<file path="design/flow/config.mk">
export PLATFORM = sky130hd
export DESIGN_NAME = money_clicker
export DESIGN_NICKNAME = money_clicker
export VERILOG_FILES = /design/flow/design.v
export SDC_FILE = /design/flow/constraint.sdc
export NUM_CORES = 4
export LEC_CHECK = 0
export CAP_MARGIN = 20
export CORE_MARGIN = 2
export CORE_UTILIZATION = 62
export GPL_ROUTABILITY_DRIVEN = 1
export HOLD_SLACK_MARGIN = 0.22
export PLACE_DENSITY_LB_ADDON = 0.21
export SETUP_SLACK_MARGIN = 5.0
export SLEW_MARGIN = 20
export TNS_END_PERCENT = 30
</file>
<file path="design/flow/constraint.sdc">
create_clock -name core_clock -period 36.5 [get_ports {clk}]
set_input_delay 7.3000 -clock core_clock [delete_from_list [all_inputs] [get_ports {clk}]]
set_output_delay 7.3000 -clock core_clock [all_outputs]
set_load 0.01 [all_outputs]
</file>
<file path="design/flow/design.v">
`timescale 1ns / 1ns
module hexDecoder(input [3:0]binIn, output [6:0]HEX);
	wire [0:3]c = binIn;
	assign HEX[0] = ((~c[0] & ~c[1] & ~c[2] & c[3]) | (~c[0] & c[1] & ~c[2] & ~c[3]) | (c[0] & ~c[1] & c[2] & c[3]) | (c[0] & c[1] & ~c[2] & c[3]));
	assign HEX[1] = ((~c[0] & c[1] & ~c[2] & c[3]) | (~c[0] & c[1] & c[2] & ~c[3]) | (c[0] & ~c[1] & c[2] & c[3]) | (c[0] & c[1] & ~c[2] & ~c[3])| (c[0] & c[1] & c[2] & ~c[3]) | (c[0] & c[1] & c[2] & c[3]));
	assign HEX[2] = ((~c[0] & ~c[1] & c[2] & ~c[3]) | (c[0] & c[1] & ~c[2] & ~c[3]) | (c[0] & c[1] & c[2] & ~c[3]) | (c[0] & c[1] & c[2] & c[3]));
	assign HEX[3] = ((~c[0] & ~c[1] & ~c[2] & c[3]) | (~c[0] & c[1] & ~c[2] & ~c[3]) | (~c[0] & c[1] & c[2] & c[3]) | (c[0] & ~c[1] & ~c[2] & c[3])| (c[0] & ~c[1] & c[2] & ~c[3]) | (c[0] & c[1] & c[2] & c[3]));
	assign HEX[4] = ((~c[0] & ~c[1] & ~c[2] & c[3]) | (~c[0] & ~c[1] & c[2] & c[3]) | (~c[0] & c[1] & ~c[2] & ~c[3]) | (~c[0] & c[1] & ~c[2] & c[3])| (~c[0] & c[1] & c[2] & c[3]) | (c[0] & ~c[1] & ~c[2] & c[3]));
	assign HEX[5] = ((~c[0] & ~c[1] & ~c[2] & c[3]) | (~c[0] & ~c[1] & c[2] & ~c[3]) | (~c[0] & ~c[1] & c[2] & c[3]) | (~c[0] & c[1] & c[2] & c[3])| (c[0] & c[1] & ~c[2] & c[3]));
	assign HEX[6] = ((~c[0] & ~c[1] & ~c[2] & ~c[3]) | (~c[0] & ~c[1] & ~c[2] & c[3]) | (~c[0] & c[1] & c[2] & c[3]) | (c[0] & c[1] & ~c[2] & ~c[3]));
endmodule
module binaryToBCD(
    binaryIn,
	Millions,
	HundredThousands,
	TenThousands,
	Thousands,
	Hundreds,
	Tens,
	Ones
    );
    input [39:0] binaryIn;
    output reg[3:0] Ones;
	output reg[3:0] Tens;
	output reg[3:0] Hundreds;
	output reg[3:0] Thousands;
	output reg[3:0] TenThousands;
	output reg[3:0] HundredThousands;
	output reg[3:0] Millions;
    integer i;   
     always @(binaryIn)
        begin
			Millions= 4'd0;
			HundredThousands= 4'd0;
			TenThousands= 4'd0;
			Thousands= 4'd0;
			Hundreds= 4'd0;
			Tens= 4'd0;
			Ones= 4'd0;
            for (i = 21; i >=0; i = i-1)  
            begin
				if(Millions>=5)
					Millions = Millions +3;
				if(HundredThousands>=5)
					HundredThousands = HundredThousands +3;
				if(TenThousands>=5)
					TenThousands = TenThousands +3;
				if(Thousands>=5)
					Thousands = Thousands +3;
				if(Hundreds>=5)
					Hundreds = Hundreds +3;
				if(Tens>=5)
					Tens = Tens +3;
				if(Ones>=5)
					Ones = Ones +3;
				Millions = Millions<<1;
				Millions[0] = HundredThousands[3];
				HundredThousands = HundredThousands<<1;
				HundredThousands[0] = TenThousands[3];
				TenThousands = TenThousands<<1;
				TenThousands[0] = Thousands[3];
				Thousands = Thousands<<1;
				Thousands[0] = Hundreds[3];
				Hundreds = Hundreds<<1;
				Hundreds[0] = Tens[3];
				Tens = Tens<<1;
				Tens[0] = Ones[3];
				Ones = Ones<<1;
				Ones[0] = binaryIn[i];
            end
        end     
endmodule
`timescale 1ns / 1ns
module prevData(clock, reset, received_data_en, received_data, prev_data);
	input clock, reset, received_data_en;
	input [7:0]received_data;
	output reg [7:0] prev_data;
	reg [7:0] current_data;
	always@(posedge clock)begin
		if(reset)begin
			prev_data <= 0;
			current_data <= 0;
		end
		else if(received_data_en)begin
			prev_data <= current_data;
			current_data <= received_data;
		end
		else
			prev_data <= 0;
	end
endmodule
`timescale 1ns / 1ns
module logicController(clock, reset, received_data, received_data_en, click, buy, one, two, three, four, five, six, seven, eight, selection, upgradeClick);
	input clock, reset, received_data_en;
	input [7:0]received_data;
	output reg click, buy, one, two, three, four, five, six, seven, eight, selection, upgradeClick;
	localparam IDLE = 0, CLICK = 1, BUY = 2, ONE = 3, TWO = 4, THREE = 5, FOUR = 6, FIVE = 7, SIX = 8, SEVEN = 9, EIGHT = 10, UPGRADECLICK = 11;
	reg [4:0] currentState;
	reg [4:0] nextState;
	always@(*)begin
		case(currentState)
			IDLE:	begin
						if(received_data_en)begin
							if(received_data == 'h29)
								nextState = CLICK;
							else if(received_data == 'h5A)
								nextState = BUY;
							else if(received_data == 'h16)
								nextState = ONE;
							else if(received_data == 'h1E)
								nextState = TWO;
							else if(received_data == 'h26)
								nextState = THREE;
							else if(received_data == 'h25)
								nextState = FOUR;
							else if(received_data == 'h2E)
								nextState = FIVE;
							else if(received_data == 'h36)
								nextState = SIX;
							else if(received_data == 'h3D)
								nextState = SEVEN;
							else if(received_data == 'h3E)
								nextState = EIGHT;
							else if(received_data == 'h21)
								nextState = UPGRADECLICK;
							else
								nextState = IDLE;
						end
						else
							nextState = IDLE;
					end		
			CLICK: nextState = IDLE;
			BUY: nextState = IDLE;
			ONE: nextState = IDLE;
			TWO: nextState = IDLE;
			THREE: nextState = IDLE;
			FOUR: nextState = IDLE;
			FIVE: nextState = IDLE;
			SIX: nextState = IDLE;
			SEVEN: nextState = IDLE;
			EIGHT: nextState = IDLE;
			UPGRADECLICK: nextState = IDLE;
			default: nextState = IDLE;
		endcase
	end
	always@(*)begin
		click = 0;
		buy = 0; 
		one = 0; 
		two = 0; 
		three = 0; 
		four = 0; 
		five = 0; 
		six = 0; 
		seven = 0; 
		eight = 0;
		selection = 0;
		upgradeClick = 0;
		case(currentState)
			CLICK: click = 1;
			BUY: buy = 1;
			ONE:	begin
						one = 1;
						selection = 1;
					end
			TWO:	begin
						two = 1;
						selection = 1;
					end
			THREE:begin
						three = 1;
						selection = 1;
					end
			FOUR:	begin
						four = 1;
						selection = 1;
					end
			FIVE: begin
						five = 1;
						selection = 1;
					end
			SIX:	begin
						six = 1;
						selection = 1;
					end
			SEVEN:begin 
						seven = 1;
						selection = 1;
					end
			EIGHT:begin 
						eight = 1;
						selection = 1;
					end
			UPGRADECLICK: upgradeClick = 1;
			default: begin
				click = 0;
				buy = 0; 
				one = 0; 
				two = 0; 
				three = 0; 
				four = 0; 
				five = 0; 
				six = 0; 
				seven = 0; 
				eight = 0;
				selection = 0;
				upgradeClick = 0;
			end
		endcase
	end
	always@(posedge clock)begin
		if(reset)
			currentState <= IDLE;
		else
			currentState <= nextState;
	end
endmodule
`timescale 1ns / 1ns
module logicDatapath(clock, reset, pulse, money, prev_data, selectedAsset, click, buy, upgradeClick, one, two, three, four, five, six, seven, eight);
	input clock, reset, pulse, click, buy, upgradeClick, one, two, three, four, five, six, seven, eight;
	input[7:0] prev_data;
	output reg [39:0] money;
	localparam ONE = 0, TWO = 1, THREE = 2, FOUR = 3, FIVE = 4, SIX = 5, SEVEN = 6, EIGHT = 7, BREAK = 'hF0;
	output reg [7:0] selectedAsset;
	reg[29:0] rate; 
	reg[29:0] clickRate;
	reg[29:0] clickRateCost;
	reg[23:0] assetCost[7:0];
	reg[23:0] assetRates[7:0];
	wire enoughMoney = (money>= assetCost[selectedAsset]);
	wire enoughMoneyClick = (money >= clickRateCost);
	always@(*)begin
			assetCost[ONE] = 10;
			assetCost[TWO] = 40;
			assetCost[THREE] = 250;
			assetCost[FOUR] = 2000;
			assetCost[FIVE] = 10000;
			assetCost[SIX] = 100000;
			assetCost[SEVEN] = 1000000;
			assetCost[EIGHT] = 10000000;
			assetRates[ONE] = 1;
			assetRates[TWO] = 5;
			assetRates[THREE] = 15;
			assetRates[FOUR] = 60;
			assetRates[FIVE] = 800;
			assetRates[SIX] = 10000;
			assetRates[SEVEN] = 50000;
			assetRates[EIGHT] = 500000;
	end
	always@(posedge clock)begin
		if(reset)
			selectedAsset <= ONE;
		else if(prev_data == BREAK)
			selectedAsset <= selectedAsset;
		else if(one)
			selectedAsset <= ONE;
		else if(two)
			selectedAsset <= TWO;
		else if(three)
			selectedAsset <= THREE;
		else if(four)
			selectedAsset <= FOUR;
		else if(five)
			selectedAsset <= FIVE;
		else if(six)
			selectedAsset <= SIX;
		else if(seven)
			selectedAsset <= SEVEN;
		else if(eight)
			selectedAsset <= EIGHT;
		else 
			selectedAsset <= selectedAsset;
	end
	always@(posedge clock)begin
		if(reset)
			money <= 10;
		else if(prev_data == BREAK)
			money <= money;
		else if(click)
			money <= money + clickRate;
		else if(buy && enoughMoney)
			money <= money - assetCost[selectedAsset];
		else if(upgradeClick && enoughMoneyClick)
			money <= money - clickRateCost;
		else if(pulse)
			money <= money + rate;
		else
			money <= money;
	end
	always@(posedge clock)begin
		if(reset)
			rate <= 0;
		else if(prev_data == BREAK)
			rate <= rate;
		else if(buy && enoughMoney)
			rate <= rate + assetRates[selectedAsset];
		else
			rate <= rate;
	end
	always@(posedge clock)begin
		if(reset)begin
			clickRate <= 1;
			clickRateCost <= 10;
		end
		else if(prev_data == BREAK)begin
			clickRate <= clickRate;
			clickRateCost <= clickRateCost;
		end
		else if(upgradeClick && enoughMoneyClick)begin
			clickRate <= clickRate * 2;
			clickRateCost <= clickRateCost * 2;
		end
		else begin 
			clickRate <= clickRate;
			clickRateCost <= clickRateCost;
		end
	end
endmodule
`timescale 1ns / 1ns
module money_clicker(clk, rst, key_data, key_valid, tick, money, asset, HEX0, HEX1, HEX2, HEX3, HEX4, HEX5);
	input clk;
	input rst;
	input [7:0] key_data;
	input key_valid;
	input tick;
	output [39:0] money;
	output [7:0] asset;
	output [6:0] HEX0, HEX1, HEX2, HEX3, HEX4, HEX5;
	wire [3:0] Millions;
	wire [3:0] HundredThousands;
	wire [3:0] TenThousands;
	wire [3:0] Thousands;
	wire [3:0] Hundreds;
	wire [3:0] Tens;
	wire [3:0] Ones;
	wire click, buy, upgradeClick, one, two, three, four, five, six, seven, eight;
	wire [7:0] prev_data;
	wire selection;
	binaryToBCD convert (money[39:0], Millions[3:0], HundredThousands[3:0], TenThousands[3:0], Thousands[3:0], Hundreds[3:0], Tens[3:0], Ones[3:0]);
	hexDecoder H0(Ones[3:0], HEX0);
	hexDecoder H1(Tens[3:0], HEX1);
	hexDecoder H2(Hundreds[3:0], HEX2);
	hexDecoder H3(Thousands[3:0], HEX3);
	hexDecoder H4(TenThousands[3:0], HEX4);
	hexDecoder H5(HundredThousands[3:0], HEX5);
	prevData prev(clk, rst, key_valid, key_data, prev_data);
	logicController control(clk, rst, key_data, key_valid, click, buy, one, two, three, four, five, six, seven, eight, selection, upgradeClick);
	logicDatapath datapath(clk, rst, tick, money, prev_data, asset, click, buy, upgradeClick, one, two, three, four, five, six, seven, eight);
endmodule
</file>
<file path="design/flow/run.sh">
#!/bin/bash
# the make line also repeats each setting of config.mk as NAME=value (left out here)
make -C /OpenROAD-flow-scripts/flow DESIGN_CONFIG=/design/flow/config.mk WORK_HOME=/design/flow/orfs CLKGATE_MAP_FILE= finish
</file>
==> results of run 1 <==
## stage by stage
stage / setup slack [ns] / hold slack [ns] / cells / utilization, %
global placement: 9.61 / 0.441 / 4048 / 65.9
global route: 5.88 / 0.476 / 4081 / 67.6
finish: 7.65 / 0.463 / 4081 / 67.6
detailed placement: 8.48 / 0.446 / 4048 / 65.9
CTS: 7.92 / 0.462 / 4080 / 67.6
floorplan: 11.98 / 0.429 / 3576 / -
## layer usage
| metal | track usage [%] | wire length, microns | up-vias |
|---|---|---|---|
| li1 | - | - | 13200 |
| met1 | 40.6 | 30500 | 12600 |
| met4 | 10.9 | 1510 | 2 |
| met5 | 0 | 13 | - |
| met3 | 3.05 | 3520 | 159 |
| met2 | 57.1 | 33400 | 881 |
## layout make-up
type / count / share of cell area, %
inverters: 247 / 3.52
multi-input cells: 3015 / 75.9
clock buffers: 17 / 1.62
clock inverters: 15 / 0.818
well taps: 518 / 2.46
repair buffers: 119 / 4.30
flip-flops and latches: 150 / 11.4
==> results.toml, run 1 <==
# flow metrics
[die]
rows = 72
core_area_sq_mm = 0.0389
dieWidth_microns = 203
ios = 102
die_height_microns = 203
fp_util_pct = 63.1
die_area_sq_mm = 0.0412

[global_route]
grt_use_total_pct = 32.1
grt_pass1_wl_microns = 116000
overflow = 0
antenna_found_initial = 1
grt_pass1_vias = 25300
grt_max_degree = 74

[final_layout]
layout.nets = 3745
fill_cells = 3415
seq_area_sq_mm = 0.00300
area_growth_syn_to_layout_pct = 7.09
final_cell_area_sq_mm = 0.0263
logic_area_sq_mm = 0.0200

[critical_path]
worst-path-stages = 86
endpoint = "HEX5[2]"
reg2reg_slack_ns = 27.52
startpoint_type = "register"
worst-setup-path-type = "reg2out"
required_ns = 29.20
worst_path_max_delay_cell = "a21oi_1"
cp.buffers_inverters = 12
worst_path_dominant_cell_family = "AND-OR/OR-AND gates"
max_stage_delay_ns = 0.89
worstSetupEndpointType = "primary output"
crit_fanout = 15
cpMostUsedCell = "ha_1"
crit_start = "datapath.money[19]$_SDFFE_PP0P_"
regToRegStartpoint = "datapath.money[2]$_SDFFE_PP0P_"
arrival_ns = 21.55
reg2reg_depth = 37
crit-reg2reg-capture = "datapath.money[39]$_SDFFE_PP0P_"

[hold_path]
min_path_type = "reg2reg"
worstHoldEndpoint = "prev.prev_data[5]$_SDFF_PP0_"
whs_path_depth = 1
holdCritStartpoint = "prev.current_data[5]$_SDFFE_PP0P_"

[logic_synthesis]
synth_xor_xnor_area_share_pct = 4.95
synth_top_cell_by_count = "nand2_1"
yosysCellCount = 3572
largest_area_cell = "dfxtp_1"
ys_sh_mux_pct = 3.62
avgSynthCellArea_sq_um = 6.88
top_logic_kind = "AND-OR/OR-AND gates"
ys_sh_simple_pct = 25.7
synth_top_area_share_pct = 12.2
netlist_area_sq_mm = 0.0246
yosys_area_sq_mm = 0.0246
ys_seq_share_pct = 12.2
ys_ff = 150
adder_share_pct = 9.57
async_reset_ff_share_pct = 0
ys_warn_count = 6
topCellsByArea = "dfxtp_1 12%, ha_1 9.1%, a21oi_1 6.4%"
synth_top_flop_cell = "dfxtp_1"
yosysUniqueCellTypes = 140
synthTopCellsByCount = "373 x nand2_1, 355 x nor2_1, 313 x a21oi_1"
netlist_instances = 3572
compound_area_share_pct = 37.2
synth-edff-count = 0

[job]
warnings = 30
drv_cap = 0

[timing]
max_freq_mhz = 34.7
fin_skew_ns = 0.0104
min_period_ns = 28.85
setup-tns-final_ns = 0
period_used_pct = 79.1
slew_viol_final = 0
rsz0062_at_grt = "no"
setup_viol = 0
slew_headroom_pct = 24.7
worst_slew_pin_slew_ns = 1.13
hold_violations = 0

[routing]
vias = 26900
drt_iter0_drc = 2415
routedWlPerCell_microns = 16.9
routed_via_density = 6.58
n_antenna_cell = 0
wirelength_microns = 68900
ant_nets = 0
drc_errors = 0
dr.pass1.iters = 6

[cts]
cts.repair.resized = 0
post_cts_buffers = 0
hold_buffers = 0
clkLatencyLatePin_ns = 0.44
clockBufferDepth = 2
cts_root_buffer = "clkbuf_16"
cts_sinks = 150
numCtsBuffers = 17
htree_levels = 4
cts_tree = "yes"
path_clk_slew_ns = 0.07

[placement]
gp_congestion = 0.931
io_buffers = 96
placed_area_sq_mm = 0.0257
dp_hpwl_microns = 50800

[outcome]
status = "no timing/DRC/antenna violations"
==> run 2, diff against run 1 <==
ABC_AREA = 1   (was not set)
CELL_PAD_IN_SITES_GLOBAL_PLACEMENT = 1   (was not set)
CORE_UTILIZATION = 40   (was 62)
CTS_CLUSTER_DIAMETER = 335   (was not set)
CTS_CLUSTER_SIZE = 44   (was not set)
GPL_ROUTABILITY_DRIVEN = not set   (was 1)
HOLD_SLACK_MARGIN = not set   (was 0.22)
PLACE_DENSITY_LB_ADDON = not set   (was 0.21)
SETUP_SLACK_MARGIN = not set   (was 5.0)
SLEW_MARGIN = 5   (was 20)
TNS_END_PERCENT = not set   (was 30)
clock period = 25.0 ns   (was 36.5 ns; I/O delays follow)
==> results.toml, run 2 <==
# flow metrics
[outcome]
status = "no timing/DRC/antenna violations"

[logic_synthesis]
compound_area_share_pct = 19.5
ys_warn_count = 6
netlist_instances = 3392
ys_sh_simple_pct = 39.8
top_logic_kind = "simple AND/OR/NAND/NOR gates"
adder_share_pct = 11.2
synth_top_cell_by_count = "nand2_1"
topCellsByArea = "dfxtp_1 14%, nand2_1 14%, ha_1 11%"
netlist_area_sq_mm = 0.0208
avgSynthCellArea_sq_um = 6.13
synthTopCellsByCount = "763 x nand2_1, 402 x inv_1, 279 x a21oi_1"
yosysUniqueCellTypes = 64
ys_seq_share_pct = 14.4
ys_ff = 150
synth_top_area_share_pct = 14.4
ys_sh_mux_pct = 0
synth-edff-count = 0
synth_xor_xnor_area_share_pct = 5.28
yosys_area_sq_mm = 0.0208
largest_area_cell = "dfxtp_1"
synth_top_flop_cell = "dfxtp_1"
async_reset_ff_share_pct = 0
yosysCellCount = 3392

[critical_path]
reg2reg_slack_ns = 16.53
cpMostUsedCell = "nand2_1"
worst_path_dominant_cell_family = "simple AND/OR/NAND/NOR gates"
crit-reg2reg-capture = "datapath.money[39]$_SDFFE_PP0P_"
regToRegStartpoint = "datapath.money[1]$_SDFFE_PP1P_"
worst-path-stages = 114
crit_fanout = 10
cp.buffers_inverters = 21
worst_path_max_delay_cell = "dfxtp_1"
crit_start = "datapath.money[19]$_SDFFE_PP0P_"
max_stage_delay_ns = 0.58
startpoint_type = "register"
worstSetupEndpointType = "primary output"
worst-setup-path-type = "reg2out"
endpoint = "HEX5[5]"
required_ns = 20.00
arrival_ns = 15.57
reg2reg_depth = 41

[timing]
max_freq_mhz = 48.6
worst_slew_pin_slew_ns = 0.847
rsz0062_at_grt = "no"
slew_viol_final = 0
setup-tns-final_ns = 0
slew_headroom_pct = 42.1
min_period_ns = 20.57
setup_viol = 0
hold_violations = 0
period_used_pct = 82.3
fin_skew_ns = 0.0101

[final_layout]
layout.nets = 3654
fill_cells = 5503
area_growth_syn_to_layout_pct = 11.0
final_cell_area_sq_mm = 0.0231
utilization_pct = 44.9

[placement]
dp_hpwl_microns = 46200
io_buffers = 96
gp_congestion = 0.867
placed_area_sq_mm = 0.0225

[global_route]
grt_pass1_vias = 20400
grt_pass1_wl_microns = 99000
grt_use_total_pct = 22.1
grt_max_degree = 112
antenna_found_initial = 0
overflow = 0

[routing]
dr.pass1.iters = 5
wirelength_microns = 59500
routed_via_density = 5.24
routedWlPerCell_microns = 14.3
drt_iter0_drc = 1151
ant_nets = 0
vias = 21800
drc_errors = 0
n_antenna_cell = 0

[hold_path]
worstHoldEndpoint = "prev.prev_data[4]$_SDFF_PP0_"
whs_path_depth = 2
holdCritStartpoint = "prev.current_data[4]$_SDFFE_PP0P_"
min_path_type = "reg2reg"

[die]
ios = 102
rows = 83
die_height_microns = 232
fp_util_pct = 40.5
die_area_sq_mm = 0.0538
dieWidth_microns = 232
core_area_sq_mm = 0.0514

[cts]
htree_levels = 4
post_cts_buffers = 0
cts.repair.resized = 0
path_clk_slew_ns = 0.07
clockBufferDepth = 2
clkLatencyLatePin_ns = 0.45
cts_tree = "yes"
hold_buffers = 0
cts_sinks = 150
numCtsBuffers = 17
cts_root_buffer = "clkbuf_16"

[job]
warnings = 33
drv_cap = 0
[run 2: per-stage QoR]
| step | hold slack [ns] | worst slack (ns) | instances |
|---|---|---|---|
| 6_report | 0.424 | 4.43 | 4152 |
| 3_5_place_dp | 0.416 | 4.98 | 4119 |
| 2_1_floorplan | 0.405 | 7.29 | 3396 |
| 5_1_grt | 0.446 | 2.36 | 4152 |
| 3_3_place_gp | 0.417 | 5.97 | 4119 |
| 4_1_cts | 0.428 | 4.44 | 4151 |
[run 2: layer usage]
metal	up-vias	wire (microns)	global-route usage, %
li1	11400	-	-
met1	9951	29900	30.4
met2	334	26700	36.8
met3	40	2150	2.63
met4	0	782	4.73
met5	-	0	0
[run 2: final cells by class]
class,instances,area (sq um),share of cell area [%]
Sequential cell,150,3000,13.0
Clock inverter,13,146,0.634
Tap cell,680,851,3.68
Clock buffer,19,433,1.87
Timing Repair Buffer,113,1110,4.80
Inverter,470,1770,7.68
Multi-Input combinational cell,2707,15800,68.3
==> run 3, diff against run 2 <==
ABC_AREA = not set   (was 1)
CAP_MARGIN = 25   (was 20)
CELL_PAD_IN_SITES_GLOBAL_PLACEMENT = not set   (was 1)
CORE_ASPECT_RATIO = 1.63   (was not set)
CORE_UTILIZATION = 72   (was 40)
CTS_CLUSTER_DIAMETER = not set   (was 335)
CTS_CLUSTER_SIZE = 78   (was 44)
GPL_ROUTABILITY_DRIVEN = 1   (was not set)
MAX_ROUTING_LAYER = met5   (was not set)
MIN_ROUTING_LAYER = met1   (was not set)
PLACE_DENSITY_LB_ADDON = 0.2   (was not set)
SETUP_SLACK_MARGIN = 1.11   (was not set)
SLEW_MARGIN = 20   (was 5)
clock period = 21.7 ns   (was 25.0 ns; I/O delays follow)
==> results.toml, run 3 <==
# flow metrics
[placement]
place_inst = 4027
dp_hpwl_microns = 56100
place_ws_ns = -0.983
gp_congestion = 0.976
io_buffers = 96

[die]
core_area_sq_mm = 0.0337
die_height_microns = 240
dieWidth_microns = 149
ios = 102
rows = 86
die_area_sq_mm = 0.0357
fp_util_pct = 73.0

[logic_synthesis]
async_reset_ff_share_pct = 0
ys_ff = 150
synthTopCellsByCount = "373 x nand2_1, 355 x nor2_1, 313 x a21oi_1"
synth_top_flop_cell = "dfxtp_1"
topCellsByArea = "dfxtp_1 12%, ha_1 9.1%, a21oi_1 6.4%"
avgSynthCellArea_sq_um = 6.88
ys_sh_simple_pct = 25.7
compound_area_share_pct = 37.2
yosysUniqueCellTypes = 140
synth_top_cell_by_count = "nand2_1"
ys_sh_mux_pct = 3.62
synth_top_area_share_pct = 12.2
netlist_area_sq_mm = 0.0246
synth_xor_xnor_area_share_pct = 4.95
yosysCellCount = 3572
netlist_instances = 3572
ys_warn_count = 6
adder_share_pct = 9.57
largest_area_cell = "dfxtp_1"
synth-edff-count = 0
ys_seq_share_pct = 12.2
yosys_area_sq_mm = 0.0246
top_logic_kind = "AND-OR/OR-AND gates"

[outcome]
haltStage = "global routing"
status = "did not finish"

[cts]
cts_root_buffer = "clkbuf_16"
htree_levels = 4
numCtsBuffers = 17
clockBufferDepth = 2
cts_sinks = 150
-- run 3: timing repair --
| action | in CTS |
|---|---|
| hold buffers | 0 |
| resized | 204 |
| pin swaps | 71 |
| gates cloned | 4 |
| buffers inserted | 80 |
| endpoints found under the setup margin | 35 |
-- run 3: stage by stage --
step / util (%) / area, sq um
3_5_place_dp: 77.4 / 26100
4_1_cts: 83.4 / 28100
3_3_place_gp: 77.4 / 26100
2_1_floorplan: - / 24700
==> run 4, diff against run 3 <==
ABC_AREA = 1   (was not set)
CORE_ASPECT_RATIO = 0.5   (was 1.63)
CTS_CLUSTER_DIAMETER = 222   (was not set)
PLACE_DENSITY_LB_ADDON = 0.03   (was 0.2)
SETUP_SLACK_MARGIN = 3.16   (was 1.11)
clock period = 18.9 ns   (was 21.7 ns; I/O delays follow)
==> results.toml, run 4 <==
# flow metrics
[logic_synthesis]
synth_top_cell_by_count = "nand2_1"
yosysUniqueCellTypes = 64
compound_area_share_pct = 19.5
synth-edff-count = 0
top_logic_kind = "simple AND/OR/NAND/NOR gates"
synth_top_area_share_pct = 14.4
synth_top_flop_cell = "dfxtp_1"
ys_seq_share_pct = 14.4
yosys_area_sq_mm = 0.0208
adder_share_pct = 11.2
largest_area_cell = "dfxtp_1"
topCellsByArea = "dfxtp_1 14%, nand2_1 14%, ha_1 11%"
async_reset_ff_share_pct = 0
avgSynthCellArea_sq_um = 6.13
ys_sh_mux_pct = 0
ys_warn_count = 6
netlist_instances = 3392
synth_xor_xnor_area_share_pct = 5.28
netlist_area_sq_mm = 0.0208
ys_sh_simple_pct = 39.8
yosysCellCount = 3392
ys_ff = 150
synthTopCellsByCount = "763 x nand2_1, 402 x inv_1, 279 x a21oi_1"

[cts]
numCtsBuffers = 17
hold_buffers = 0
htree_levels = 4
clockBufferDepth = 2
cts_sinks = 150
cts_root_buffer = "clkbuf_16"

[die]
core_area_sq_mm = 0.0280
die_height_microns = 124
dieWidth_microns = 244
ios = 102
rows = 43
die_area_sq_mm = 0.0303
fp_util_pct = 74.2

[global_route]
overflow = 3175
grt_use_total_pct = 107

[placement]
dp_hpwl_microns = 40900
gp_congestion = 0.960
io_buffers = 96

[outcome]
status = "did not finish"
haltStage = "global routing"
tool.error = "[ERROR GRT-0232] Routing congestion too high. Check the congestion heatmap in the GUI."
## run 4: routing by layer
| layer | overflow | global-route usage [%] |
|---|---|---|
| met1 | 227 | 94.6 |
| met2 | 2130 | 137 |
| met3 | 208 | 89.2 |
| met4 | 576 | 119 |
| met5 | 34 | 73.7 |
## run 4: through the flow
step	instance area (sq um)	setup slack [ns]	hold slack, ns	cells
floorplan	20900	3.17	0.405	3396
global placement	22100	2.13	0.412	3815
detailed placement	22100	1.16	0.420	3815
CTS	24900	3.12	0.431	3998
## run 4: timing repair
| action | in CTS |
|---|---|
| endpoints found under the setup margin | 35 |
| resized | 430 |
| gates cloned | 2 |
| pin swaps | 175 |
| buffers inserted | 149 |
==> run 5, diff against run 4 <==
CAP_MARGIN = 40   (was 25)
CORE_ASPECT_RATIO = not set   (was 0.5)
CTS_CLUSTER_DIAMETER = 238   (was 222)
CTS_CLUSTER_SIZE = 15   (was 78)
GPL_ROUTABILITY_DRIVEN = not set   (was 1)
MAX_ROUTING_LAYER = not set   (was met5)
MIN_ROUTING_LAYER = not set   (was met1)
PLACE_DENSITY_LB_ADDON = 0.2   (was 0.03)
SETUP_SLACK_MARGIN = 5.0   (was 3.16)
clock period = 21.6 ns   (was 18.9 ns; I/O delays follow)
==> results.toml, run 5 <==
# flow metrics
[placement]
gp_congestion = 0.937
io_buffers = 96
placed_area_sq_mm = 0.0222
dp_hpwl_microns = 43100
place_ws_ns = 2.86

[cts]
cts_root_buffer = "clkbuf_16"
numCtsBuffers = 17
hold_buffers = 0
cts_sinks = 150
htree_levels = 4
clockBufferDepth = 2

[logic_synthesis]
netlist_area_sq_mm = 0.0208
yosysUniqueCellTypes = 64
ys_warn_count = 6
ys_ff = 150
ys_seq_share_pct = 14.4
top_logic_kind = "simple AND/OR/NAND/NOR gates"
compound_area_share_pct = 19.5
largest_area_cell = "dfxtp_1"
synthTopCellsByCount = "763 x nand2_1, 402 x inv_1, 279 x a21oi_1"
ys_sh_mux_pct = 0
async_reset_ff_share_pct = 0
topCellsByArea = "dfxtp_1 14%, nand2_1 14%, ha_1 11%"
yosys_area_sq_mm = 0.0208
yosysCellCount = 3392
synth_xor_xnor_area_share_pct = 5.28
netlist_instances = 3392
synth_top_flop_cell = "dfxtp_1"
ys_sh_simple_pct = 39.8
synth_top_area_share_pct = 14.4
avgSynthCellArea_sq_um = 6.13
synth_top_cell_by_count = "nand2_1"
synth-edff-count = 0
adder_share_pct = 11.2

[global_route]
overflow = 1494
grt_use_total_pct = 99.8

[die]
core_area_sq_mm = 0.0285
rows = 62
ios = 102
fp_util_pct = 72.8
die_height_microns = 174
dieWidth_microns = 174
die_area_sq_mm = 0.0303

[outcome]
status = "did not finish"
tool.error = "[ERROR GRT-0232] Routing congestion too high. Check the congestion heatmap in the GUI."
haltStage = "global routing"
## run 5: metrics by stage
stage	utilization [%]	hold WS (ns)	cells
CTS	86.1	0.440	3969
global placement	77.4	0.418	3819
floorplan	-	0.405	3396
detailed placement	77.6	0.419	3821
## run 5: timing repair
item / CTS
endpoints found under the setup margin: 35
resized: 399
setup buffers: 116
pin swaps: 161
## run 5: per-layer routing
layer  GRT overflow  global-route usage, %
met1            173                   95.8
met2            830                    113
met3            164                   90.3
met4            303                    102
met5             24                   80.8
==> run 6, diff against run 5 <==
CAP_MARGIN = 20   (was 40)
CTS_CLUSTER_DIAMETER = 358   (was 238)
CTS_CLUSTER_SIZE = 96   (was 15)
PLACE_DENSITY = 0.42   (was not set)
PLACE_DENSITY_LB_ADDON = not set   (was 0.2)
SETUP_SLACK_MARGIN = -0.73   (was 5.0)
TNS_END_PERCENT = 10   (was not set)
clock period = 16.7 ns   (was 21.6 ns; I/O delays follow)
==> results.toml, run 6 <==
# flow metrics
[outcome]
status = "complete, but fails checks"
so.violations = "setup timing"

[global_route]
grt_max_degree = 112
grt_use_total_pct = 37.6
overflow = 0
grt_pass1_vias = 22100
grt_pass1_wl_microns = 97900
antenna_found_initial = 0

[timing]
slew_headroom_pct = 27.5
hold_slack_ns = 0.431
setup-tns-final_ns = -35.44
finalWorstSetupSlack_ns = -1.64
slew_viol_final = 0
worst_slew_pin_slew_ns = 1.09
max_freq_mhz = 54.5
hold_violations = 0
period_used_pct = 110
min_period_ns = 18.34
fin_skew_ns = 0.0162
setup_viol = 35

[final_layout]
fill_cells = 1929
utilization_pct = 82.8
final_cell_area_sq_mm = 0.0236
logic_area_sq_mm = 0.0165
layout.nets = 3682
seq_area_sq_mm = 0.00301
area_growth_syn_to_layout_pct = 13.7

[logic_synthesis]
synth_xor_xnor_area_share_pct = 5.28
avgSynthCellArea_sq_um = 6.13
yosys_area_sq_mm = 0.0208
synth-edff-count = 0
ys_warn_count = 6
top_logic_kind = "simple AND/OR/NAND/NOR gates"
ys_seq_share_pct = 14.4
synthTopCellsByCount = "763 x nand2_1, 402 x inv_1, 279 x a21oi_1"
netlist_instances = 3392
synth_top_area_share_pct = 14.4
yosysCellCount = 3392
async_reset_ff_share_pct = 0
largest_area_cell = "dfxtp_1"
ys_ff = 150
adder_share_pct = 11.2
compound_area_share_pct = 19.5
yosysUniqueCellTypes = 64
ys_sh_simple_pct = 39.8
synth_top_cell_by_count = "nand2_1"
synth_top_flop_cell = "dfxtp_1"
netlist_area_sq_mm = 0.0208
ys_sh_mux_pct = 0
topCellsByArea = "dfxtp_1 14%, nand2_1 14%, ha_1 11%"

[hold_path]
worstHoldEndpoint = "prev.prev_data[2]$_SDFF_PP0_"
min_path_type = "reg2reg"
whs_path_depth = 2
holdCritStartpoint = "prev.current_data[2]$_SDFFE_PP0P_"

[critical_path]
worst_path_dominant_cell_family = "simple AND/OR/NAND/NOR gates"
worst-setup-path-type = "reg2out"
reg2reg_slack_ns = 8.57
worstSetupEndpointType = "primary output"
required_ns = 13.36
worst-path-stages = 106
regToRegStartpoint = "datapath.money[1]$_SDFFE_PP1P_"
cp.buffers_inverters = 22
endpoint = "HEX5[6]"
startpoint_type = "register"
worst_path_max_delay_cell = "o21ai_0"
crit_start = "datapath.money[19]$_SDFFE_PP0P_"
crit_fanout = 8
max_stage_delay_ns = 0.68
cpMostUsedCell = "nand2_2"
crit-reg2reg-capture = "datapath.money[13]$_SDFFE_PP0P_"
arrival_ns = 15.00
reg2reg_depth = 37

[placement]
io_buffers = 96
dp_hpwl_microns = 43600
placed_area_sq_mm = 0.0221
gp_congestion = 0.952

[routing]
drc_errors = 0
drt_iter0_drc = 2323
routedWlPerCell_microns = 16.7
wirelength_microns = 64900
vias = 24400
n_antenna_cell = 0
ant_nets = 0
routed_via_density = 6.27
dr.pass1.iters = 21

[cts]
cts_tree = "yes"
clockBufferDepth = 2
numCtsBuffers = 17
cts_root_buffer = "clkbuf_16"
htree_levels = 4
cts_sinks = 150
hold_buffers = 0
path_clk_slew_ns = 0.07
clkLatencyLatePin_ns = 0.45

[die]
die_area_sq_mm = 0.0303
ios = 102
fp_util_pct = 72.8
die_height_microns = 174
rows = 62
core_area_sq_mm = 0.0285
dieWidth_microns = 174

[job]
drv_cap = 0
warnings = 35
run 6: layout make-up:
class | instances | area share, %
Inverter | 470 | 7.51
Clock inverter | 12 | 0.418
Clock buffer | 20 | 1.89
Sequential cell | 150 | 12.7
Timing Repair Buffer | 141 | 5.63
Tap cell | 384 | 2.03
Multi-Input combinational cell | 2707 | 69.8
run 6: layer usage:
metal | share of wire, % | vias up | global-route usage (%)
met1 | 39 | 11200 | 45.0
met2 | 48 | 1317 | 69.4
li1 | - | 11500 | -
met4 | 4.6 | 0 | 12.7
met5 | 0 | - | 0
met3 | 8.3 | 347 | 4.62
run 6: timing repair:
item                       4_1_cts  5_1_grt
resized                         27      221
buffers inserted                 3       26
pin swaps                        5       59
setup endpoints to repair       35       35
run 6: per-stage QoR:
stage,instances,setup WS [ns]
3_5_place_dp,3824,-1.29
2_1_floorplan,3396,0.648
5_1_grt,3884,-2.33
6_report,3884,-1.64
4_1_cts,3859,-0.787
3_3_place_gp,3824,0.0836
==> run 7, diff against run 6 <==
CAP_MARGIN = 30   (was 20)
CELL_PAD_IN_SITES_DETAIL_PLACEMENT = 0   (was not set)
CELL_PAD_IN_SITES_GLOBAL_PLACEMENT = 1   (was not set)
CORE_MARGIN = 3   (was 2)
CORE_UTILIZATION = 41   (was 72)
CTS_CLUSTER_DIAMETER = not set   (was 358)
CTS_CLUSTER_SIZE = not set   (was 96)
GPL_ROUTABILITY_DRIVEN = 1   (was not set)
MIN_ROUTING_LAYER = met1   (was not set)
PLACE_DENSITY = not set   (was 0.42)
SETUP_SLACK_MARGIN = 3.12   (was -0.73)
SLEW_MARGIN = 40   (was 20)
TNS_END_PERCENT = 55   (was 10)
clock period = 39.7 ns   (was 16.7 ns; I/O delays follow)
==> results.toml, run 7 <==
# flow metrics
[logic_synthesis]
adder_share_pct = 11.2
netlist_area_sq_mm = 0.0208
avgSynthCellArea_sq_um = 6.13
synth_top_flop_cell = "dfxtp_1"
netlist_instances = 3392
largest_area_cell = "dfxtp_1"
yosysCellCount = 3392
ys_sh_simple_pct = 39.8
synth_top_cell_by_count = "nand2_1"
yosysUniqueCellTypes = 64
synth_top_area_share_pct = 14.4
compound_area_share_pct = 19.5
synth_xor_xnor_area_share_pct = 5.28
ys_seq_share_pct = 14.4
synthTopCellsByCount = "763 x nand2_1, 402 x inv_1, 279 x a21oi_1"
ys_warn_count = 6
ys_sh_mux_pct = 0
async_reset_ff_share_pct = 0
synth-edff-count = 0
yosys_area_sq_mm = 0.0208
topCellsByArea = "dfxtp_1 14%, nand2_1 14%, ha_1 11%"
top_logic_kind = "simple AND/OR/NAND/NOR gates"
ys_ff = 150

[die]
ios = 102
die_height_microns = 231
fp_util_pct = 42.0
die_area_sq_mm = 0.0535
rows = 81
core_area_sq_mm = 0.0496
dieWidth_microns = 231

[final_layout]
fill_cells = 5229
area_growth_syn_to_layout_pct = 10.8
layout.nets = 3651
utilization_pct = 46.5
logic_area_sq_mm = 0.0158
seq_area_sq_mm = 0.00300

[critical_path]
worst-setup-path-type = "reg2out"
reg2reg_slack_ns = 31.05
reg2reg_depth = 40
endpoint = "HEX5[0]"
cp.buffers_inverters = 21
max_stage_delay_ns = 0.58
arrival_ns = 15.51
regToRegStartpoint = "datapath.money[1]$_SDFFE_PP1P_"
worstSetupEndpointType = "primary output"
crit-reg2reg-capture = "datapath.money[39]$_SDFFE_PP0P_"
required_ns = 31.76
worst-path-stages = 114
cpMostUsedCell = "nand2_1"
crit_fanout = 10
worst_path_dominant_cell_family = "simple AND/OR/NAND/NOR gates"
crit_start = "datapath.money[19]$_SDFFE_PP0P_"
startpoint_type = "register"
worst_path_max_delay_cell = "dfxtp_1"

[cts]
cts.repair.resized = 0
cts_tree = "yes"
post_cts_buffers = 0
hold_buffers = 0
cts_root_buffer = "clkbuf_16"
clockBufferDepth = 2
clkLatencyLatePin_ns = 0.45
path_clk_slew_ns = 0.06
cts_sinks = 150
htree_levels = 4
numCtsBuffers = 17

[timing]
slew_headroom_pct = 42.8
worst_slew_pin_slew_ns = 0.852
setup-tns-final_ns = 0
fin_skew_ns = 0.0139
period_used_pct = 59.1
min_period_ns = 23.45
slew_viol_final = 0
max_freq_mhz = 42.6
hold_violations = 0
rsz0062_at_grt = "no"
finalWorstSetupSlack_ns = 16.25
setup_viol = 0

[job]
warnings = 34
drv_cap = 0

[routing]
drt_iter0_drc = 1034
routedWlPerCell_microns = 14.5
drc_errors = 0
vias = 21700
wirelength_microns = 59900
routed_via_density = 5.26
ant_nets = 0
n_antenna_cell = 0
dr.pass1.iters = 5

[global_route]
grt_pass1_vias = 20600
overflow = 0
grt_use_total_pct = 22.3
antenna_found_initial = 0
grt_pass1_wl_microns = 100000
grt_max_degree = 112

[hold_path]
worstHoldEndpoint = "prev.prev_data[1]$_SDFF_PP0_"
min_path_type = "reg2reg"
holdCritStartpoint = "prev.current_data[1]$_SDFFE_PP0P_"
whs_path_depth = 2

[outcome]
status = "no timing/DRC/antenna violations"

[placement]
dp_hpwl_microns = 46600
io_buffers = 96
gp_congestion = 0.874
place_ws_ns = 16.82
-- run 7: cell type report --
type / count / area share [%]
Clock buffer: 19 / 1.92
Clock inverter: 12 / 0.630
Inverter: 470 / 7.70
Multi-Input combinational cell: 2707 / 68.5
Sequential cell: 150 / 13.0
Tap cell: 664 / 3.60
Timing Repair Buffer: 110 / 4.66
-- run 7: through the flow --
step           hold slack, ns  area (sq um)  cells
6_report                0.426         23000   4132
5_1_grt                 0.457         23000   4132
4_1_cts                 0.427         23000   4132
3_5_place_dp            0.415         22500   4101
3_3_place_gp            0.420         22400   4101
2_1_floorplan           0.405         20800   3396
-- run 7: layer usage --
metal / vias to the layer above / GRT usage [%] / routed length (microns)
li1: 11400 / - / -
met1: 9965 / 31.0 / 30200
met2: 277 / 37.5 / 27200
met3: 34 / 2.73 / 2010
met4: 0 / 3.68 / 577
met5: - / 0 / 0
==> run 8, diff against run 7 <==
CAP_MARGIN = 20   (was 30)
CELL_PAD_IN_SITES_DETAIL_PLACEMENT = not set   (was 0)
CELL_PAD_IN_SITES_GLOBAL_PLACEMENT = not set   (was 1)
CORE_MARGIN = 2   (was 3)
CORE_UTILIZATION = 72   (was 41)
CTS_CLUSTER_DIAMETER = 209   (was not set)
GPL_ROUTABILITY_DRIVEN = not set   (was 1)
MIN_ROUTING_LAYER = not set   (was met1)
PLACE_DENSITY_LB_ADDON = 0.01   (was not set)
SETUP_SLACK_MARGIN = 4.31   (was 3.12)
SLEW_MARGIN = 20   (was 40)
TNS_END_PERCENT = not set   (was 55)
clock period = 15.3 ns   (was 39.7 ns; I/O delays follow)
==> results.toml, run 8 <==
# flow metrics
[outcome]
status = "did not finish"
haltStage = "global routing"
tool.error = "[ERROR GRT-0232] Routing congestion too high. Check the congestion heatmap in the GUI."

[cts]
cts_sinks = 150
numCtsBuffers = 17
hold_buffers = 0
htree_levels = 4
clockBufferDepth = 2
cts_root_buffer = "clkbuf_16"

[logic_synthesis]
yosysCellCount = 3392
topCellsByArea = "dfxtp_1 14%, nand2_1 14%, ha_1 11%"
ys_sh_simple_pct = 39.8
compound_area_share_pct = 19.5
largest_area_cell = "dfxtp_1"
adder_share_pct = 11.2
synthTopCellsByCount = "763 x nand2_1, 402 x inv_1, 279 x a21oi_1"
synth_top_cell_by_count = "nand2_1"
netlist_area_sq_mm = 0.0208
avgSynthCellArea_sq_um = 6.13
top_logic_kind = "simple AND/OR/NAND/NOR gates"
async_reset_ff_share_pct = 0
synth_top_flop_cell = "dfxtp_1"
synth_xor_xnor_area_share_pct = 5.28
ys_seq_share_pct = 14.4
synth_top_area_share_pct = 14.4
yosysUniqueCellTypes = 64
netlist_instances = 3392
ys_warn_count = 6
ys_sh_mux_pct = 0
synth-edff-count = 0
ys_ff = 150
yosys_area_sq_mm = 0.0208

[die]
dieWidth_microns = 174
die_height_microns = 174
rows = 62
ios = 102
fp_util_pct = 72.8
core_area_sq_mm = 0.0285
die_area_sq_mm = 0.0303

[placement]
gp_congestion = 0.923
io_buffers = 96
dp_hpwl_microns = 45100

[global_route]
overflow = 4274
grt_use_total_pct = 112
[run 8: stage by stage]
| step | cell area, sq um | worst slack (ns) | std cells |
|---|---|---|---|
| 4_1_cts | 25600 | 0.0875 | 4000 |
| 3_5_place_dp | 22900 | -0.987 | 3823 |
| 3_3_place_gp | 22900 | 0.0646 | 3823 |
| 2_1_floorplan | 21600 | 0.840 | 3396 |
[run 8: routing by layer]
metal	GRT usage, %	GRT overflow
met5	69.1	25
met3	85.5	146
met1	96.7	183
met4	119	663
met2	153	3257
[run 8: timing repair]
action	CTS
buffers inserted	144
gates cloned	1
setup endpoints to repair	42
gates resized	387
pin swaps	189
==> run 9, diff against run 8 <==
ABC_AREA = 0   (was 1)
CTS_CLUSTER_DIAMETER = 143   (was 209)
CTS_CLUSTER_SIZE = 98   (was not set)
PLACE_DENSITY_LB_ADDON = not set   (was 0.01)
SETUP_SLACK_MARGIN = not set   (was 4.31)
TNS_END_PERCENT = 5   (was not set)
clock period = 11.3 ns   (was 15.3 ns; I/O delays follow)
==> results.toml, run 9 <==
# flow metrics
[outcome]
status = "did not finish"
haltStage = "clock tree synthesis"
tool.error = "[ERROR DPL-0038] Utilization greater than 100%, impossible to legalize"

[logic_synthesis]
synth-edff-count = 0
largest_area_cell = "dfxtp_1"
synth_xor_xnor_area_share_pct = 4.95
synth_top_flop_cell = "dfxtp_1"
synth_top_cell_by_count = "nand2_1"
avgSynthCellArea_sq_um = 6.88
async_reset_ff_share_pct = 0
top_logic_kind = "AND-OR/OR-AND gates"
compound_area_share_pct = 37.2
yosysUniqueCellTypes = 140
ys_sh_simple_pct = 25.7
topCellsByArea = "dfxtp_1 12%, ha_1 9.1%, a21oi_1 6.4%"
ys_sh_mux_pct = 3.62
yosys_area_sq_mm = 0.0246
adder_share_pct = 9.57
ys_warn_count = 6
yosysCellCount = 3572
synthTopCellsByCount = "373 x nand2_1, 355 x nor2_1, 313 x a21oi_1"
netlist_instances = 3572
ys_seq_share_pct = 12.2
synth_top_area_share_pct = 12.2
netlist_area_sq_mm = 0.0246
ys_ff = 150

[placement]
placed_area_sq_mm = 0.0317
place_ws_ns = -7.21
dp_hpwl_microns = 72300
io_buffers = 96
gp_congestion = 1.02

[die]
core_area_sq_mm = 0.0335
die_area_sq_mm = 0.0356
ios = 102
fp_util_pct = 73.3
die_height_microns = 189
rows = 67
dieWidth_microns = 189
run 9: through the flow:
stage                     instances  hold WS, ns
after detailed placement       4717        0.445
after global placement         4717        0.441
after floorplan                3576        0.429
==> run 10, diff against run 9 <==
ABC_AREA = 1   (was 0)
CAP_MARGIN = 30   (was 20)
CELL_PAD_IN_SITES_DETAIL_PLACEMENT = 0   (was not set)
CELL_PAD_IN_SITES_GLOBAL_PLACEMENT = 1   (was not set)
CORE_MARGIN = 10   (was 2)
CORE_UTILIZATION = 41   (was 72)
CTS_CLUSTER_DIAMETER = not set   (was 143)
CTS_CLUSTER_SIZE = not set   (was 98)
GPL_ROUTABILITY_DRIVEN = 1   (was not set)
MIN_ROUTING_LAYER = met1   (was not set)
SETUP_SLACK_MARGIN = 3.12   (was not set)
SLEW_MARGIN = 40   (was 20)
TNS_END_PERCENT = 55   (was 5)
clock period = 25.0 ns   (was 11.3 ns; I/O delays follow)
==> results.toml, run 10 <==
# flow metrics
[outcome]
status = "no timing/DRC/antenna violations"

[logic_synthesis]
synthTopCellsByCount = "763 x nand2_1, 402 x inv_1, 279 x a21oi_1"
async_reset_ff_share_pct = 0
synth-edff-count = 0
ys_seq_share_pct = 14.4
synth_top_flop_cell = "dfxtp_1"
ys_ff = 150
avgSynthCellArea_sq_um = 6.13
largest_area_cell = "dfxtp_1"
yosysCellCount = 3392
ys_sh_simple_pct = 39.8
topCellsByArea = "dfxtp_1 14%, nand2_1 14%, ha_1 11%"
yosysUniqueCellTypes = 64
netlist_area_sq_mm = 0.0208
compound_area_share_pct = 19.5
ys_sh_mux_pct = 0
synth_xor_xnor_area_share_pct = 5.28
top_logic_kind = "simple AND/OR/NAND/NOR gates"
ys_warn_count = 6
synth_top_cell_by_count = "nand2_1"
adder_share_pct = 11.2
synth_top_area_share_pct = 14.4
netlist_instances = 3392
yosys_area_sq_mm = 0.0208

[global_route]
grt_use_total_pct = 19.6
grt_max_degree = 102
grt_pass1_vias = 20600
grt_pass1_wl_microns = 99600
overflow = 0
antenna_found_initial = 0

[routing]
n_antenna_cell = 0
routedWlPerCell_microns = 14.5
drc_errors = 0
dr.pass1.iters = 5
drt_iter0_drc = 1090
wirelength_microns = 60200
routed_via_density = 5.25
vias = 21700
ant_nets = 0

[critical_path]
arrival_ns = 15.28
startpoint_type = "register"
crit_start = "datapath.money[19]$_SDFFE_PP0P_"
endpoint = "HEX5[0]"
worst-setup-path-type = "reg2out"
reg2reg_depth = 38
worst_path_dominant_cell_family = "simple AND/OR/NAND/NOR gates"
cpMostUsedCell = "nand2_1"
worst-path-stages = 112
cp.buffers_inverters = 21
worst_path_max_delay_cell = "clkdlybuf4s50_1"
reg2reg_slack_ns = 16.79
crit_fanout = 10
crit-reg2reg-capture = "datapath.money[13]$_SDFFE_PP0P_"
max_stage_delay_ns = 0.54
worstSetupEndpointType = "primary output"
required_ns = 20.00
regToRegStartpoint = "datapath.money[1]$_SDFFE_PP1P_"

[timing]
hold_violations = 0
setup-tns-final_ns = 0
rsz0062_at_grt = "no"
slew_viol_final = 0
max_freq_mhz = 49.3
setup_viol = 0
worst_slew_pin_slew_ns = 0.783
fin_skew_ns = 0.0105
min_period_ns = 20.28
slew_headroom_pct = 47.8
period_used_pct = 81.1

[die]
dieWidth_microns = 245
fp_util_pct = 41.4
die_area_sq_mm = 0.0601
rows = 82
die_height_microns = 245
core_area_sq_mm = 0.0502
ios = 102

[cts]
htree_levels = 4
clockBufferDepth = 2
cts_tree = "yes"
clkLatencyLatePin_ns = 0.46
path_clk_slew_ns = 0.07
hold_buffers = 0
cts_root_buffer = "clkbuf_16"
numCtsBuffers = 17
cts_sinks = 150

[placement]
dp_hpwl_microns = 47400
gp_congestion = 0.864
placed_area_sq_mm = 0.0225
io_buffers = 96

[job]
warnings = 34
drv_cap = 0

[hold_path]
min_path_type = "reg2reg"
whs_path_depth = 2
worstHoldEndpoint = "prev.prev_data[4]$_SDFF_PP0_"
holdCritStartpoint = "prev.current_data[4]$_SDFFE_PP0P_"

[final_layout]
final_cell_area_sq_mm = 0.0231
area_growth_syn_to_layout_pct = 11.0
fill_cells = 5331
layout.nets = 3652
[run 10: routing by layer]
layer	vias to the layer above	part of all wire (%)	global-route usage, %
met5	-	0	0
met4	0	1.4	4.79
met3	47	2.7	2.32
met2	245	46	33.2
met1	9996	50	25.8
li1	11500	-	-
[run 10: stage by stage]
stage / hold slack (ns) / util [%] / std cells / worst slack [ns]
finish: 0.428 / 46.0 / 4142 / 4.72
global route: 0.463 / 46.0 / 4142 / 3.14
CTS: 0.434 / 46.0 / 4142 / 4.30
detailed placement: 0.422 / 44.8 / 4110 / 4.89
global placement: 0.415 / 44.8 / 4110 / 5.99
floorplan: 0.405 / - / 3396 / 7.29
[run 10: layout make-up]
cell class                 instances  area [sq um]  share of cell area, %
clock inverter                    14           149                  0.645
tap                              672           841                   3.64
sequential                       150          3010                   13.0
timing repair buffer             111          1080                   4.68
inverter                         470          1770                   7.69
multi-input combinational       2707         15800                   68.4
clock buffer                      18           439                   1.90
[run 10: what timing repair did]
item                       4_1_cts  5_1_grt
gates resized                    0        6
setup endpoints to repair        0       14
buffers inserted                 0        0
hold endpoints to repair         0        0
==> run 11, diff against run 10 <==
ABC_AREA = not set   (was 1)
CAP_MARGIN = 25   (was 30)
CELL_PAD_IN_SITES_DETAIL_PLACEMENT = not set   (was 0)
CELL_PAD_IN_SITES_GLOBAL_PLACEMENT = not set   (was 1)
CORE_ASPECT_RATIO = 1.63   (was not set)
CORE_MARGIN = 2   (was 10)
CORE_UTILIZATION = 61   (was 41)
CTS_CLUSTER_SIZE = 78   (was not set)
MAX_ROUTING_LAYER = met5   (was not set)
PLACE_DENSITY_LB_ADDON = 0.03   (was not set)
SETUP_SLACK_MARGIN = -1.49   (was 3.12)
SLEW_MARGIN = 20   (was 40)
TNS_END_PERCENT = not set   (was 55)
clock period = 19.6 ns   (was 25.0 ns; I/O delays follow)
==> results.toml, run 11 <==
# flow metrics
[critical_path]
endpoint = "HEX3[6]"
crit-reg2reg-capture = "datapath.money[34]$_SDFFE_PP0P_"
worst_path_dominant_cell_family = "AND-OR/OR-AND gates"
crit_start = "datapath.money[19]$_SDFFE_PP0P_"
crit_fanout = 5
reg2reg_depth = 37
reg2reg_slack_ns = 10.01
max_stage_delay_ns = 0.49
arrival_ns = 16.70
worst_path_max_delay_cell = "or4_1"
required_ns = 15.68
regToRegStartpoint = "datapath.money[2]$_SDFFE_PP0P_"
worstSetupEndpointType = "primary output"
cp.buffers_inverters = 14
worst-setup-path-type = "reg2out"
startpoint_type = "register"
worst-path-stages = 90

[logic_synthesis]
async_reset_ff_share_pct = 0
synth_top_area_share_pct = 12.2
synth_top_flop_cell = "dfxtp_1"
compound_area_share_pct = 37.2
ys_warn_count = 6
synthTopCellsByCount = "373 x nand2_1, 355 x nor2_1, 313 x a21oi_1"
yosysCellCount = 3572
synth_top_cell_by_count = "nand2_1"
avgSynthCellArea_sq_um = 6.88
yosys_area_sq_mm = 0.0246
synth_xor_xnor_area_share_pct = 4.95
topCellsByArea = "dfxtp_1 12%, ha_1 9.1%, a21oi_1 6.4%"
yosysUniqueCellTypes = 140
ys_ff = 150
ys_sh_mux_pct = 3.62
ys_seq_share_pct = 12.2
netlist_instances = 3572
ys_sh_simple_pct = 25.7
largest_area_cell = "dfxtp_1"
netlist_area_sq_mm = 0.0246
synth-edff-count = 0
adder_share_pct = 9.57
top_logic_kind = "AND-OR/OR-AND gates"

[timing]
worst_slew_pin_slew_ns = 1.06
slew_headroom_pct = 29.3
fin_skew_ns = 0.0143
finalWorstSetupSlack_ns = -1.02
hold_violations = 0
setup_viol = 35
min_period_ns = 20.62
max_freq_mhz = 48.5
setup-tns-final_ns = -25.08
hold_slack_ns = 0.464
slew_viol_final = 0
period_used_pct = 105

[hold_path]
holdCritStartpoint = "datapath.clickRateCost[28]$_SDFFE_PP0P_"
worstHoldEndpoint = "datapath.clickRateCost[29]$_SDFFE_PP0P_"
min_path_type = "reg2reg"
whs_path_depth = 2

[global_route]
overflow = 0
grt_use_total_pct = 35.4
grt_pass1_vias = 28500
grt_pass1_wl_microns = 127000
grt_max_degree = 73
antenna_found_initial = 0

[placement]
io_buffers = 96
gp_congestion = 0.945
place_ws_ns = -1.17
place_inst = 4402
dp_hpwl_microns = 59100

[final_layout]
fill_cells = 3064
layout.nets = 4128
utilization_pct = 75.2
instances_no_fill = 4468
area_growth_syn_to_layout_pct = 21.5
logic_area_sq_mm = 0.0207
seq_area_sq_mm = 0.00300

[routing]
ant_nets = 0
routedWlPerCell_microns = 18.0
drt_iter0_drc = 1913
vias = 29100
n_antenna_cell = 0
drc_errors = 0
wirelength_microns = 80500
routed_via_density = 6.50
dr.pass1.iters = 5

[cts]
htree_levels = 4
cts_sinks = 150
path_clk_slew_ns = 0.07
clockBufferDepth = 2
cts_root_buffer = "clkbuf_16"
cts_tree = "yes"
numCtsBuffers = 17
clkLatencyLatePin_ns = 0.45

[die]
core_area_sq_mm = 0.0397
dieWidth_microns = 161
fp_util_pct = 61.9
rows = 93
ios = 102
die_area_sq_mm = 0.0420
die_height_microns = 260

[job]
warnings = 30
drv_cap = 0

[outcome]
so.violations = "setup timing"
status = "complete, but fails checks"
## run 11: per-layer routing
layer	global-route usage, %	wire length, microns	vias to the layer above
met1	34.2	29000	13600
met3	3.85	3100	385
li1	-	-	14000
met5	0	0	-
met2	69.7	43000	1049
met4	23.9	5320	0
## run 11: timing repair
action                                  in CTS  in global routing
resized                                      3                177
hold buffers                                 0                  0
endpoints found under the setup margin      13                 35
gates cloned                                 0                  2
pin swaps                                    0                 43
buffers inserted                             0                 35
## run 11: final cells by class
type                            count  area share (%)
Inverter                          247            3.11
Tap cell                          522            2.19
Timing Repair Buffer              500            13.4
Sequential cell                   150            10.1
Clock buffer                       19            1.52
Multi-Input combinational cell   3017            69.2
Clock inverter                     13           0.453
## run 11: through the flow
step                cell area, sq um
finish                         29900
global route                   29900
CTS                            28900
detailed placement             28300
global placement               28300
floorplan                      24600
==> run 12, diff against run 11 <==
CAP_MARGIN = 20   (was 25)
CELL_PAD_IN_SITES_DETAIL_PLACEMENT = 1   (was not set)
CELL_PAD_IN_SITES_GLOBAL_PLACEMENT = 2   (was not set)
CORE_ASPECT_RATIO = 0.98   (was 1.63)
CORE_MARGIN = 7   (was 2)
CORE_UTILIZATION = 39   (was 61)
CTS_CLUSTER_SIZE = not set   (was 78)
GPL_ROUTABILITY_DRIVEN = not set   (was 1)
MAX_ROUTING_LAYER = not set   (was met5)
PLACE_DENSITY_LB_ADDON = 0.24   (was 0.03)
SETUP_SLACK_MARGIN = -1.33   (was -1.49)
clock period = 13.9 ns   (was 19.6 ns; I/O delays follow)
==> results.toml, run 12 <==
# flow metrics
[outcome]
status = "complete, but fails checks"
so.violations = "setup timing"

[logic_synthesis]
yosysCellCount = 3572
synth_xor_xnor_area_share_pct = 4.95
netlist_instances = 3572
top_logic_kind = "AND-OR/OR-AND gates"
synth-edff-count = 0
synth_top_flop_cell = "dfxtp_1"
ys_sh_mux_pct = 3.62
largest_area_cell = "dfxtp_1"
synthTopCellsByCount = "373 x nand2_1, 355 x nor2_1, 313 x a21oi_1"
netlist_area_sq_mm = 0.0246
synth_top_area_share_pct = 12.2
ys_ff = 150
ys_seq_share_pct = 12.2
ys_warn_count = 6
topCellsByArea = "dfxtp_1 12%, ha_1 9.1%, a21oi_1 6.4%"
synth_top_cell_by_count = "nand2_1"
yosysUniqueCellTypes = 140
async_reset_ff_share_pct = 0
compound_area_share_pct = 37.2
adder_share_pct = 9.57
avgSynthCellArea_sq_um = 6.88
yosys_area_sq_mm = 0.0246
ys_sh_simple_pct = 25.7

[die]
dieWidth_microns = 268
die_area_sq_mm = 0.0702
ios = 102
rows = 90
die_height_microns = 262
fp_util_pct = 39.7
core_area_sq_mm = 0.0619

[global_route]
overflow = 0
grt_pass1_vias = 33900
grt_pass1_wl_microns = 171000
antenna_found_initial = 0
grt_max_degree = 88
grt_use_total_pct = 28.1

[placement]
io_buffers = 96
gp_congestion = 0.904
place_ws_ns = -4.97
dp_hpwl_microns = 74000
place_inst = 5127

[timing]
period_used_pct = 140
rsz0062_at_grt = "yes"
hold_violations = 0
finalWorstSetupSlack_ns = -5.59
slew_headroom_pct = 32.3
min_period_ns = 19.49
fin_skew_ns = 0.0151
slew_viol_final = 0
hold_slack_ns = 0.456
setup_viol = 42
worst_slew_pin_slew_ns = 1.02
max_freq_mhz = 51.3

[job]
warnings = 33
drv_cap = 0

[critical_path]
cp.buffers_inverters = 13
endpoint = "HEX5[3]"
worst-setup-path-type = "reg2out"
crit_fanout = 6
regToRegStartpoint = "datapath.money[2]$_SDFFE_PP0P_"
required_ns = 11.12
arrival_ns = 16.71
reg2reg_depth = 37
cpMostUsedCell = "ha_4"
worst-path-stages = 90
worst_path_dominant_cell_family = "AND-OR/OR-AND gates"
reg2reg_slack_ns = 4.60
worst_path_max_delay_cell = "or4_4"
crit-reg2reg-capture = "datapath.money[34]$_SDFFE_PP0P_"
startpoint_type = "register"
max_stage_delay_ns = 0.42
crit_start = "datapath.money[19]$_SDFFE_PP0P_"
worstSetupEndpointType = "primary output"

[final_layout]
logic_area_sq_mm = 0.0228
seq_area_sq_mm = 0.00301
instances_no_fill = 5337
layout.nets = 4691
area_growth_syn_to_layout_pct = 49.3
fill_cells = 7699

[routing]
wirelength_microns = 127000
ant_nets = 0
routed_via_density = 6.36
vias = 33900
n_antenna_cell = 0
routedWlPerCell_microns = 23.8
dr.pass1.iters = 5
drc_errors = 0
drt_iter0_drc = 2654

[cts]
cts_sinks = 150
htree_levels = 4
cts_root_buffer = "clkbuf_16"
clkLatencyLatePin_ns = 0.46
numCtsBuffers = 17
cts_tree = "yes"
clockBufferDepth = 2
path_clk_slew_ns = 0.07

[hold_path]
whs_path_depth = 1
min_path_type = "reg2reg"
holdCritStartpoint = "prev.current_data[2]$_SDFFE_PP0P_"
worstHoldEndpoint = "prev.prev_data[2]$_SDFF_PP0_"
-- run 12: layer usage --
metal	share of wire (%)	track usage, %	vias to the layer above
met3	4.9	2.62	692
met1	38	32.6	16600
met4	6.8	10.2	0
met5	0	0	-
li1	-	-	15100
met2	50	52.9	1608
-- run 12: repair_timing --
action / 4_1_cts / 5_1_grt
endpoints found under the hold margin: 0 / 0
hold buffers: 0 / 0
pin swaps: 59 / 127
cloned: 1 / 0
setup endpoints to repair: 42 / 42
buffers inserted: 80 / 106
gates resized: 233 / 314
-- run 12: area by class of cell --
type / count / share of cell area, %
clock buffers: 18 / 1.20
multi-input cells: 3016 / 62.0
repair buffers: 1064 / 22.7
clock inverters: 14 / 0.379
well taps: 828 / 2.82
flip-flops and latches: 150 / 8.20
inverters: 247 / 2.61
-- run 12: metrics by stage --
step	instance area, sq um	util (%)	TNS [ns]
after CTS	34700	56.0	-149.68
after detailed placement	32900	53.0	-168.48
after global placement	32900	53.0	-130.68
final	36700	59.2	-183.80
after global routing	36700	59.2	-203.43
after floorplan	25700	-	-129.47
